==> pepper: inputs <==
// pipelined_cordic
module pipelined_cordic(
    input Clk, Rst,
    input signed[15:0] x_in, y_in, theta_in,
    output reg signed[15:0] sine_theta,
    output reg signed[15:0] cosine_theta
);
Settings: LEC_CHECK=0, ABC_AREA=1, CAP_MARGIN=30, CELL_PAD_IN_SITES_DETAIL_PLACEMENT=1, CELL_PAD_IN_SITES_GLOBAL_PLACEMENT=2, CORE_ASPECT_RATIO=2.0, CORE_MARGIN=2, CORE_UTILIZATION=20, CTS_CLUSTER_SIZE=76, GPL_ROUTABILITY_DRIVEN=1, GPL_TIMING_DRIVEN=0, HOLD_SLACK_MARGIN=0.18, MIN_ROUTING_LAYER=met2, PLACE_DENSITY=0.67, SLEW_MARGIN=30, TNS_END_PERCENT=15; clock period 5.45 ns.
run.sh (not shown) runs the stock make flow with config.mk's settings and CLKGATE_MAP_FILE=.
==> delta (differences from pepper) <==
==> flow/config.mk (replaced) <==
export PLATFORM = sky130hd
export DESIGN_NAME = pipelined_cordic
export DESIGN_NICKNAME = pipelined_cordic
export VERILOG_FILES = /design/flow/design.v
export SDC_FILE = /design/flow/constraint.sdc
export NUM_CORES = 4
export LEC_CHECK = 0
export ABC_AREA = 1
export CAP_MARGIN = 35
export CORE_MARGIN = 2
export CORE_UTILIZATION = 72
export CTS_CLUSTER_DIAMETER = 379
export CTS_CLUSTER_SIZE = 17
export SETUP_SLACK_MARGIN = 0.09
export SLEW_MARGIN = 20
==> flow/constraint.sdc (replaced) <==
create_clock -name core_clock -period 2.43 [get_ports {Clk}]
set_input_delay 0.4860 -clock core_clock [delete_from_list [all_inputs] [get_ports {Clk}]]
set_output_delay 0.4860 -clock core_clock [all_outputs]
set_load 0.01 [all_outputs]
==> zinc (differences from pepper) <==
==> flow/config.mk (replaced) <==
export PLATFORM = sky130hd
export DESIGN_NAME = pipelined_cordic
export DESIGN_NICKNAME = pipelined_cordic
export VERILOG_FILES = /design/flow/design.v
export SDC_FILE = /design/flow/constraint.sdc
export NUM_CORES = 4
export LEC_CHECK = 0
export ABC_AREA = 1
export CAP_MARGIN = 20
export CORE_ASPECT_RATIO = 1.35
export CORE_MARGIN = 2
export CORE_UTILIZATION = 72
export CTS_CLUSTER_DIAMETER = 394
export CTS_CLUSTER_SIZE = 99
export PLACE_DENSITY = 0.6
export SETUP_SLACK_MARGIN = -0.16
export SLEW_MARGIN = 20
==> flow/constraint.sdc (replaced) <==
create_clock -name core_clock -period 1.92 [get_ports {Clk}]
set_input_delay 0.3840 -clock core_clock [delete_from_list [all_inputs] [get_ports {Clk}]]
set_output_delay 0.3840 -clock core_clock [all_outputs]
set_load 0.01 [all_outputs]
==> impl_metrics.sql <==
-- generated from flow reports
INSERT INTO impl_metrics (metric_group, metric, value, unit) VALUES
('place', 'dpl.cell_count', '10180', ''),
('floorplan', 'fp.dieArea', '83570', 'um^2'),
('status', 'last-stage-reached', 'clock tree synthesis (4_1_cts)', ''),
('place', 'minimum_setup_slack_after_placement', '-0.8893', 'ns'),
('place', 'gp_routability_congestion', '1.034', ''),
('synthesis', 'post_synth_mux_area_share', '0.0003422', ''),
('place', 'placement.cell_area', '74250', 'um^2'),
('floorplan', 'die_w', '249.3', 'um'),
('floorplan', 'row_count', '121', ''),
('status', 'error', '[ERROR DPL-0038] Utilization greater than 100%, impossible to legalize', ''),
('floorplan', 'fp.coreArea', '80540', 'um^2'),
('floorplan', 'fp_util', '0.7263', ''),
('status', 'status', 'did not finish', ''),
('floorplan', 'die_h', '335.2', 'um');
[end of results for zinc]
==> impl_metrics.sql <==
-- generated from flow reports
INSERT INTO impl_metrics (metric_group, metric, value, unit) VALUES
('place', 'placement.cell_area', '67030', 'um^2'),
('status', 'last-stage-reached', 'global routing (5_1_grt)', ''),
('floorplan', 'fp.coreArea', '80550', 'um^2'),
('synthesis', 'synth.cellmix.simpleShare', '0.2108', ''),
('floorplan', 'fp_util', '0.7263', ''),
('floorplan', 'row_count', '104', ''),
('status', 'error', '[ERROR DPL-0038] Utilization greater than 100%, impossible to legalize', ''),
('place', 'dpl.cell_count', '9339', ''),
('synthesis', 'post_synth_mux_area_share', '0.0003422', ''),
('place', 'minimum_setup_slack_after_placement', '-0.2861', 'ns'),
('floorplan', 'die_w', '289.0', 'um'),
('synthesis', 'ys_top_logic_family', 'simple AND/OR/NAND/NOR gates', ''),
('place', 'hpwl', '129000', 'um'),
('synthesis', 'ys_seq_frac', '0.3354', ''),
('status', 'status', 'did not finish', ''),
('floorplan', 'die_h', '289.0', 'um'),
('place', 'gp_routability_congestion', '1.011', ''),
('floorplan', 'fp.dieArea', '83550', 'um^2');
[end of results for delta]
==> impl_metrics.sql <==
-- flow metrics import
INSERT INTO impl_metrics (metric_group, metric, value, unit) VALUES
('final_timing', 'setup_slack', '1.176', 'ns'),
('place', 'placement.cell_area', '64900', 'um^2'),
('floorplan', 'fp_util', '0.2012', ''),
('place', 'gp_routability_congestion', '1.006', ''),
('place', 'minimum_setup_slack_after_placement', '1.502', 'ns'),
('floorplan', 'die_w', '386.4', 'um'),
('floorplan', 'row_count', '280', ''),
('place', 'dpl.cell_count', '11340', ''),
('floorplan', 'die_h', '768.9', 'um'),
('status', 'status', 'timing/DRC/antenna clean', ''),
('place', 'hpwl', '181800', 'um'),
('synthesis', 'post_synth_mux_area_share', '0.0003422', ''),
('grt', 'grt_antenna_before_repair', '0', ''),
('floorplan', 'fp.dieArea', '297100', 'um^2');
[end of results for pepper]


==> inputs of branch violet <==
pipelined_cordic again, from the RTL that the note above started with.
==> flow/config.mk <==
export PLATFORM = sky130hd
export DESIGN_NAME = pipelined_cordic
export DESIGN_NICKNAME = pipelined_cordic
export VERILOG_FILES = /design/flow/design.v
export SDC_FILE = /design/flow/constraint.sdc
export NUM_CORES = 4
export LEC_CHECK = 0
export ABC_AREA = 1
export CAP_MARGIN = 20
export CELL_PAD_IN_SITES_DETAIL_PLACEMENT = 0
export CELL_PAD_IN_SITES_GLOBAL_PLACEMENT = 0
export CORE_MARGIN = 2
export CORE_UTILIZATION = 72
export CTS_CLUSTER_SIZE = 72
export MAX_ROUTING_LAYER = met5
export PLACE_DENSITY_LB_ADDON = 0.26
export SETUP_SLACK_MARGIN = 0.66
export SLEW_MARGIN = 35
==> flow/constraint.sdc <==
create_clock -name core_clock -period 2.36 [get_ports {Clk}]
set_input_delay 0.4720 -clock core_clock [delete_from_list [all_inputs] [get_ports {Clk}]]
set_output_delay 0.4720 -clock core_clock [all_outputs]
set_load 0.01 [all_outputs]
==> branch willow (differences from branch violet) <==
==> flow/config.mk (replaced) <==
export PLATFORM = sky130hd
export DESIGN_NAME = pipelined_cordic
export DESIGN_NICKNAME = pipelined_cordic
export VERILOG_FILES = /design/flow/design.v
export SDC_FILE = /design/flow/constraint.sdc
export NUM_CORES = 4
export LEC_CHECK = 0
export CAP_MARGIN = 20
export CORE_MARGIN = 2
export CORE_UTILIZATION = 40
export PLACE_DENSITY = 0.6
export SLEW_MARGIN = 20
==> flow/constraint.sdc (replaced) <==
create_clock -name core_clock -period 3.96 [get_ports {Clk}]
set_input_delay 0.7920 -clock core_clock [delete_from_list [all_inputs] [get_ports {Clk}]]
set_output_delay 0.7920 -clock core_clock [all_outputs]
set_load 0.01 [all_outputs]
==> comparison <==
Branch violet never finished: it broke off in clock tree synthesis. Branch willow went through all stages and came out clean. Of branch violet and branch willow, branch violet has the higher synthesized cell count (gap 37%, measured against branch willow). In branch violet the synthesized area is larger than in branch willow, by 10%. Die area: branch willow is larger than branch violet (63%).
==> figures <==
Proportion of netlist area held by the largest area contributor: branch willow 0.3688; branch violet 0.3354
Xor/xnor share: branch willow 0.1235; branch violet 0.09672
Area of the synthesized netlist per yosys stat: branch willow 53190 sq um; branch violet 58500 sq um
Result of the run: branch willow finished clean; branch violet aborted with a tool error
Last stage reached: branch willow -; branch violet clock tree synthesis
Floorplan net count: branch willow 6259; branch violet 8250
Average size of a mapped cell: branch willow 9.810 sq um; branch violet 7.892 sq um
Floorplan row count: branch willow 133; branch violet 104
Vert. Die Dim: branch willow 368.7 microns; branch violet 289.0 microns
Compound-cell area share of the yosys netlist: branch willow 0.1723; branch violet 0.1170
Floorplan Core Area: branch willow 131800 sq um; branch violet 80550 sq um
Setup Slack @ Placement: branch willow 439.7 ps; branch violet -495.7 ps
Post-place instance area: branch willow 56450 sq um; branch violet 68970 sq um
Mux frac, synth: branch willow 0.01249; branch violet 0.0003422
HPWL after detailed placement: branch willow 91.02 mm; branch violet 129.7 mm


==> run Y <==
pipelined_cordic again, from the RTL that the note above started with.
## pipelined_cordic
module pipelined_cordic(
    input Clk, Rst,
    input signed[15:0] x_in, y_in, theta_in,
    output reg signed[15:0] sine_theta,
    output reg signed[15:0] cosine_theta
);
export LEC_CHECK = 0
export CAP_MARGIN = 20
export CORE_MARGIN = 2
export CORE_UTILIZATION = 54
export PLACE_DENSITY = 0.6
export SLEW_MARGIN = 20
create_clock -name core_clock -period 3.96 [get_ports {Clk}]
==> inputs of run K, as changes to run Y <==
ABC_AREA = 1   (was unset)
CORE_ASPECT_RATIO = 1.33   (was unset)
CORE_MARGIN = 4   (was 2)
CORE_UTILIZATION = 42   (was 54)
PLACE_DENSITY = unset   (was 0.6)
PLACE_DENSITY_LB_ADDON = 0.02   (was unset)
==> flow/constraint.sdc (replaced) <==
create_clock -name core_clock -period 4.79 [get_ports {Clk}]
set_input_delay 0.9580 -clock core_clock [delete_from_list [all_inputs] [get_ports {Clk}]]
set_output_delay 0.9580 -clock core_clock [all_outputs]
set_load 0.01 [all_outputs]
==> inputs of run X, as changes to run Y <==
CORE_UTILIZATION = 72   (was 54)
PLACE_DENSITY = 0.78   (was 0.6)
==> flow/constraint.sdc (replaced) <==
create_clock -name core_clock -period 3.16 [get_ports {Clk}]
set_input_delay 0.6320 -clock core_clock [delete_from_list [all_inputs] [get_ports {Clk}]]
set_output_delay 0.6320 -clock core_clock [all_outputs]
set_load 0.01 [all_outputs]
==> inputs of run R, as changes to run Y <==
CELL_PAD_IN_SITES_GLOBAL_PLACEMENT = 2   (was unset)
CORE_UTILIZATION = 40   (was 54)
CTS_CLUSTER_DIAMETER = 94   (was unset)
PLACE_DENSITY = 0.82   (was 0.6)
SETUP_SLACK_MARGIN = 0.95   (was unset)
==> flow/constraint.sdc (replaced) <==
create_clock -name core_clock -period 4.5 [get_ports {Clk}]
set_input_delay 0.9000 -clock core_clock [delete_from_list [all_inputs] [get_ports {Clk}]]
set_output_delay 0.9000 -clock core_clock [all_outputs]
set_load 0.01 [all_outputs]
==> summary of the runs <==
- Run R went through all stages and came out clean. Run K ran to the end with no violations. Run Y completed without violations. Run X finished but failed the layout checks on setup timing.
- Register-to-register slack: run X < run Y < run R < run K.
- Sequential cell count is the same in run X and run R.
- Core utilization: run Y is higher than run R (15 points).
- Cell count, lowest first: run X, run Y, run R, run K.
- Sequential share of layout area: run Y > run R > run X > run K.
- Maximum frequency, lowest first: run Y, run K, run R, run X.
- In synthesized area, run X and run R do not differ.
- Of run R and run X, run R has the higher die area (gap about 80%, measured against run X).
==> figures <==
| metric | run R | run Y | run K | run X |
|---|---|---|---|---|
| Comb gate area | 32300 um2 | 32000 um2 | 35100 um2 | 33100 um2 |
| Length of routed met3 wiring | 3490 um | 3890 um | 3610 um | 6090 um |
| MI comb cells | 4227 | 4227 | 5615 | 4227 |
| Met3 demand-to-capacity share in global routing | 2.27% | 2.70% | 2.00% | 4.02% |
| Multiplexer share | 1.25% | 1.25% | 0.0342% | 1.25% |
| Cell count after synthesis | 5422 | 5422 | 7413 | 5422 |
| Compound-gate portion of the synthesized area | 17.2% | 17.2% | 11.7% | 17.2% |
| Highest layer used for signal routing | met5 | met4 | met4 | met5 |
| Count of cell instances traversed by the critical path | 11 | 13 | 13 | 12 |
| Buffer share of cell area | 2.04% | 2.35% | 1.67% | 5.40% |
| Worst hold endpoint | theta[6][6] | theta[2][1] | theta[7][6] | theta[6][0] |
| Starting density of the core | 40.4% | 54.3% | 42.4% | 72.8% |
| Required time at the worst-slack endpoint | 5.12 ns | 4.54 ns | 5.37 ns | 3.74 ns |
| Count of plain and timing-repair buffers in the layout | 126 | 138 | 105 | 394 |
| Outcome | timing/DRC/antenna clean | timing/DRC/antenna clean | timing/DRC/antenna clean | failed layout checks |
| Violated checks | - | - | - | setup timing |
| Cell count in the Yosys report | 5422 | 5422 | 7413 | 5422 |
| Count of different cell masters after synthesis | 82 | 82 | 54 | 82 |
| Synth top cell by count | dfrtp_1 | dfrtp_1 | nand2_1 | dfrtp_1 |
| Count of clock-net buffers in the final layout | 120 | 117 | 124 | 118 |
| Max-slew headroom at the worst pin | 39.2% | 46.5% | 34.1% | 49.9% |


==> ember: inputs <==
==> flow/design.v <==
module pipelined_cordic(
    input Clk, Rst,
    input signed[15:0] x_in, y_in, theta_in,
    output reg signed[15:0] sine_theta,
    output reg signed[15:0] cosine_theta
);
reg signed [15:0] x[0:15], y[0:15], theta[0:15], x_out[0:15], y_out[0:15], theta_out[0:15];
wire signed [15:0] atan_out [0:15];
reg [3:0] stage;  
assign atan_out[0] = 16'b0011001001000100;
assign atan_out[1] = 16'b0001110110101100;
assign atan_out[2] = 16'b0000111110101101;
assign atan_out[3] = 16'b0000011111110101;
assign atan_out[4] = 16'b0000001111111110;
assign atan_out[5] = 16'b0000001000000000;
assign atan_out[6] = 16'b0000000100000000;
assign atan_out[7] = 16'b0000000010000000;
assign atan_out[8] = 16'b0000000001000000;
assign atan_out[9] = 16'b0000000000100000;
assign atan_out[10] = 16'b0000000000010000;
assign atan_out[11] = 16'b0000000000001000;
assign atan_out[12] = 16'b0000000000000100;
assign atan_out[13] = 16'b0000000000000010;
assign atan_out[14] = 16'b0000000000000001;
assign atan_out[15] = 16'b0000000000000000;
genvar i;
generate
    for (i = 0; i < 16; i = i + 1) begin : stages
        always @(posedge Clk or posedge Rst) begin
            if (Rst)
                begin
                    x[i] <= 0;
                    y[i] <= 0;
                    theta[i] <= 0;
                end
            else 
                begin
                    if (i == 0) begin
                        x[i] <= x_in;
                        y[i] <= y_in;
                        theta[i] <= theta_in;
                    end else begin
                        x[i] <= x_out[i-1];
                        y[i] <= y_out[i-1];
                        theta[i] <= theta_out[i-1];
                    end
                end
        end
        always @(*) begin
            if (theta[i][15] == 1) begin
                x_out[i] = x[i] + (y[i] >>> (i));
                y_out[i] = y[i] - (x[i] >>> (i));
                theta_out[i] = theta[i] + atan_out[i];
            end else begin
                x_out[i] = x[i] - (y[i] >>> (i));
                y_out[i] = y[i] + (x[i] >>> (i));
                theta_out[i] = theta[i] - atan_out[i];
            end
        end
    end
endgenerate
always @(posedge Clk or posedge Rst) begin
    if (Rst) begin
        sine_theta <= 0;
        cosine_theta <= 0;
    end else begin
        sine_theta <= y_out[15];  
        cosine_theta <= x_out[15];  
    end
end
endmodule
==> flow/run.sh <==
#!/bin/bash
# the make line also repeats each setting of config.mk as NAME=value (left out here)
make -C /OpenROAD-flow-scripts/flow DESIGN_CONFIG=/design/flow/config.mk WORK_HOME=/design/flow/orfs CLKGATE_MAP_FILE= finish
==> flow/config.mk <==
export PLATFORM = sky130hd
export DESIGN_NAME = pipelined_cordic
export DESIGN_NICKNAME = pipelined_cordic
export VERILOG_FILES = /design/flow/design.v
export SDC_FILE = /design/flow/constraint.sdc
export NUM_CORES = 4
export LEC_CHECK = 0
export CAP_MARGIN = 0
export CELL_PAD_IN_SITES_DETAIL_PLACEMENT = 1
export CELL_PAD_IN_SITES_GLOBAL_PLACEMENT = 3
export CORE_MARGIN = 10
export CORE_UTILIZATION = 43
export CTS_CLUSTER_DIAMETER = 121
export MAX_ROUTING_LAYER = met4
export PLACE_DENSITY = 0.49
export SLEW_MARGIN = 30
==> flow/constraint.sdc <==
create_clock -name core_clock -period 2.54 [get_ports {Clk}]
set_input_delay 0.5080 -clock core_clock [delete_from_list [all_inputs] [get_ports {Clk}]]
set_output_delay 0.5080 -clock core_clock [all_outputs]
set_load 0.01 [all_outputs]
==> quartz: changes against ember <==
- ABC_AREA: unset -> 1
- CAP_MARGIN: 0 -> 35
- CELL_PAD_IN_SITES_DETAIL_PLACEMENT: 1 -> unset
- CELL_PAD_IN_SITES_GLOBAL_PLACEMENT: 3 -> unset
- CORE_MARGIN: 10 -> 2
- CORE_UTILIZATION: 43 -> 72
- CTS_CLUSTER_DIAMETER: 121 -> 379
- CTS_CLUSTER_SIZE: unset -> 17
- MAX_ROUTING_LAYER: met4 -> unset
- PLACE_DENSITY: 0.49 -> unset
- SETUP_SLACK_MARGIN: unset -> -0.25
- SLEW_MARGIN: 30 -> 40
==> flow/constraint.sdc (replaced) <==
create_clock -name core_clock -period 2.43 [get_ports {Clk}]
set_input_delay 0.4860 -clock core_clock [delete_from_list [all_inputs] [get_ports {Clk}]]
set_output_delay 0.4860 -clock core_clock [all_outputs]
set_load 0.01 [all_outputs]
==> garnet: changes against ember <==
- ABC_AREA: unset -> 1
- CELL_PAD_IN_SITES_DETAIL_PLACEMENT: 1 -> unset
- CELL_PAD_IN_SITES_GLOBAL_PLACEMENT: 3 -> unset
- CORE_ASPECT_RATIO: unset -> 1.35
- CORE_MARGIN: 10 -> 2
- CORE_UTILIZATION: 43 -> 72
- CTS_CLUSTER_DIAMETER: 121 -> 394
- CTS_CLUSTER_SIZE: unset -> 99
- HOLD_SLACK_MARGIN: unset -> 0.28
- MAX_ROUTING_LAYER: met4 -> unset
- PLACE_DENSITY: 0.49 -> 0.6
- SETUP_SLACK_MARGIN: unset -> -0.16
- SLEW_MARGIN: 30 -> 20
==> flow/constraint.sdc (replaced) <==
create_clock -name core_clock -period 1.92 [get_ports {Clk}]
set_input_delay 0.3840 -clock core_clock [delete_from_list [all_inputs] [get_ports {Clk}]]
set_output_delay 0.3840 -clock core_clock [all_outputs]
set_load 0.01 [all_outputs]
==> comparison table <==
Slowest Stage Delay on Critical Path: garnet -; quartz 410 ps; ember 450 ps
Outcome: garnet did not finish; quartz finished with violations; ember finished with violations
Failing step: garnet 4_1_cts; quartz -; ember -
Violated checks: garnet -; quartz negative setup slack; ember negative setup slack
Met2 Use GR: garnet -; quartz 71.7%; ember 46.3%
Late-Pin Clk Latency: garnet -; quartz 670 ps; ember 750 ps
Post-layout period usage: garnet -; quartz 116%; ember 134%
Final weighted congestion of routability-driven global placement: garnet 1.03; quartz 0.987; ember 0.879
Tally of non-filler cells in the final layout: garnet -; quartz 9524; ember 9113
Tool warnings: garnet -; quartz 95; ember 94
Library cell contributing the largest single delay on the critical path: garnet -; quartz ha_2; ember or3_4
Final setup violating endpoints: garnet -; quartz 220; ember 267
Max Fanout on Critical Path: garnet -; quartz 4; ember 3
Area Growth Syn to Fin: garnet -; quartz 21.7%; ember 55.9%
Area fraction in mux cells: garnet 0.0342%; quartz 0.0342%; ember 1.25%
Logic share of the area: garnet -; quartz 52.0%; ember 48.8%
Worst setup slack after layout: garnet -; quartz -396 ps; ember -870 ps
Critical Path Start: garnet -; quartz y[2][3]$_DFF_PP0_; ember y[2][6]$_DFF_PP0_
Clock tree buffer count of the final layout: garnet -; quartz 52; ember 130
Total routed wire length on the met1 layer: garnet -; quartz 61900 µm; ember 84100 µm
Detail Route met3 WL: garnet -; quartz 11800 µm; ember 6310 µm
Transition time at the pin with the least slew margin: garnet -; quartz 656 ps; ember 647 ps
Critical hold path startpoint: garnet -; quartz x_in[13]; ember y_in[15]
Synthesized area per cell: garnet 7.89 µm²; quartz 7.89 µm²; ember 9.81 µm²
Max-capacitance violation count: garnet -; quartz 0; ember 0
